Setup of run 1:
==> flow/design.v (excerpt) <==
module uart_rx
  #(parameter CLKS_PER_BIT = 104)
  (
   input        i_Clock,
   input        i_Rst,
   input        i_Rx_Serial,
   output reg [15:0] o_Rx_Byte,
  output reg square_wave,
  output reg pin1,
  output  reg pin2
  );
export LEC_CHECK = 0
export ABC_AREA = 1
export CAP_MARGIN = 20
export CORE_MARGIN = 2
export CORE_UTILIZATION = 72
export CTS_CLUSTER_SIZE = 15
export GPL_ROUTABILITY_DRIVEN = 0
export PLACE_DENSITY_LB_ADDON = 0.01
export SETUP_SLACK_MARGIN = -0.35
export SLEW_MARGIN = 20
create_clock -name core_clock -period 13.3 [get_ports {i_Clock}]
run.sh (not shown) runs the stock make flow with config.mk's settings and CLKGATE_MAP_FILE=.
3_5_place_dp: run 1 exited with error
### run 1 -> run 2
- a deleted GPL_ROUTABILITY_DRIVEN that had been 0
- a deleted PLACE_DENSITY_LB_ADDON that had been 0.01
- a change of CORE_UTILIZATION from 72 to 45
- a deleted CTS_CLUSTER_SIZE that had been 15
- a deleted ABC_AREA that had been 1
- a deleted SETUP_SLACK_MARGIN that had been -0.35
- a change of the clock period (ns, I/O delays scaled along) from 13.3 to 52.1
Findings:
Run 2 finished every stage; the final checks, however, were not passed, the failures being setup timing.
Number of placement rows for run 2: 21 up relative to run 1
Measured against run 1, the average size of a mapped cell of run 2 comes out at 1.18 times the reference value.
Fraction of the mapped netlist area in adder cells for run 2 is lower than for run 1.
Compared with run 1, in run 2 chip area line of the yosys report has increased; gate count after technology mapping has decreased; number of library cell types mapped by synthesis has increased; vertical die dimension has increased.
## Diff of input files: run 3 against run 2
- setting CORE_ASPECT_RATIO to 1.85 for the first time
- changing CORE_UTILIZATION from 45 to 54
- changing the clock period (ns, I/O delays scaled along) from 52.1 to 100.0
==> comparison <==
- Run 3 completed; timing, DRC and antenna clean
- Re maximum count of clock buffers along a single path: no difference whatsoever between run 3 and run 2.
- Core footprint: run 3 lower than run 2
- Run 2 → run 3: core utilization before placement grew by 9.1 points, clock-buffer cell count now larger.
Input-level comparison between run 4 and run 3:
- a change of CORE_UTILIZATION from 54 to 21
- a change of CORE_ASPECT_RATIO from 1.85 to 1.19
==> comparison <==
Run 4 completed every stage of the flow, and the final layout passed the timing, DRC and antenna checks. Taking run 3 as the reference, in run 4 length of routed wiring on met1 grew by 2200 um; iteration-0 DRC count of the detailed router moved up; total routed wirelength lower. NOTE number of logic stages on the critical path including buffering run 3->run 4 decreased slightly. Compared with run 3, run 4 instantiates a larger number of cells. Compared with run 3, run 4 shows post-placement cell count that has gone up by more than 10%. Row overall routing resource usage: run 4 lower / run 3 higher. Run 4 vs run 3 — fraction of area in multi-input gates dropped 3.8 points.

* * *

Starting RTL as in the previous note.
Settings: LEC_CHECK=0, ABC_AREA=1, CAP_MARGIN=20, CORE_MARGIN=2, CORE_UTILIZATION=72, CTS_CLUSTER_SIZE=71, PLACE_DENSITY_LB_ADDON=0.01, SETUP_SLACK_MARGIN=-0.35, SLEW_MARGIN=20; clock period 13.3 ns.
The baseline failed in 3_5_place_dp.
Then changed:
ABC_AREA = unset   (was 1)
CORE_UTILIZATION = 40   (was 72)
CTS_CLUSTER_SIZE = unset   (was 71)
PLACE_DENSITY_LB_ADDON = unset   (was 0.01)
SETUP_SLACK_MARGIN = unset   (was -0.35)
clock period = 93.8 ns   (was 13.3 ns; I/O delays follow)
The new run produced a clean layout.
Synthesized cell count shrinks by roughly a tenth.
Synthesized area came out higher by a few percent.
Die size climbs by well over a third.
Then changed:
CORE_UTILIZATION = 54   (was 40)
CTS_CLUSTER_SIZE = 69   (was unset)
clock period = 152.0 ns   (was 93.8 ns; I/O delays follow)
Result:
- The new run finished with timing, DRC and antenna clean
- global-route usage is higher by 7.9 points
- sequential share of layout area rises by 0.22 points
- clock skew came out higher by 0.010 ns
- hold slack degrades by 0.020 ns
- final cell count is lower by a few percent
- fmax falls by roughly a tenth
- utilization grows by 14 points
- die size shrinks by a quarter to a third
Then changed:
CAP_MARGIN = 40   (was 20)
CTS_CLUSTER_DIAMETER = 355   (was unset)
GPL_ROUTABILITY_DRIVEN = 0   (was unset)
GPL_TIMING_DRIVEN = 0   (was unset)
HOLD_SLACK_MARGIN = 0.01   (was unset)
MAX_ROUTING_LAYER = met4   (was unset)
MIN_ROUTING_LAYER = met1   (was unset)
SETUP_SLACK_MARGIN = -0.97   (was unset)
TNS_END_PERCENT = 95   (was unset)
Result: The changed run produced a clean layout. Via count goes up by 0.71%. Wire length came out lower by about 2.6%. Final cell count rose by 2.0%.
Then changed:
CAP_MARGIN = 20   (was 40)
CORE_UTILIZATION = 28   (was 54)
CTS_CLUSTER_DIAMETER = unset   (was 355)
CTS_CLUSTER_SIZE = unset   (was 69)
GPL_ROUTABILITY_DRIVEN = unset   (was 0)
GPL_TIMING_DRIVEN = unset   (was 0)
HOLD_SLACK_MARGIN = unset   (was 0.01)
MAX_ROUTING_LAYER = unset   (was met4)
MIN_ROUTING_LAYER = unset   (was met1)
SETUP_SLACK_MARGIN = unset   (was -0.97)
TNS_END_PERCENT = unset   (was 95)
clock period = 100.0 ns   (was 152.0 ns; I/O delays follow)
Effect: The changed run completed with no timing, DRC or antenna violations. Flip-flop count stays the same. Final cell count goes up by 11%. Core utilization goes down by 28 points. Worst setup slack is worse by 36 ns. Cell area goes up by 1.4%. Routed wire length goes up by 4.6%. Sequential share of layout area hardly moves.
Then changed:
CORE_ASPECT_RATIO = 0.5   (was unset)
CORE_UTILIZATION = 61   (was 28)
CTS_CLUSTER_DIAMETER = 96   (was unset)
CTS_CLUSTER_SIZE = 32   (was unset)
TNS_END_PERCENT = 5   (was unset)
Result: The new run passed the timing, DRC and antenna checks; register-to-register slack is better by 0.12 ns; global-route usage went up by 20 points; maximum frequency hardly moves; sequential cell count stays the same; critical path depth goes up by 5; area after synthesis is unchanged; setup slack improves by 0.12 ns; die size shrinks by well over a third; synthesized cell count is unchanged; via count goes up by a few percent; cell area came out lower by a few percent.
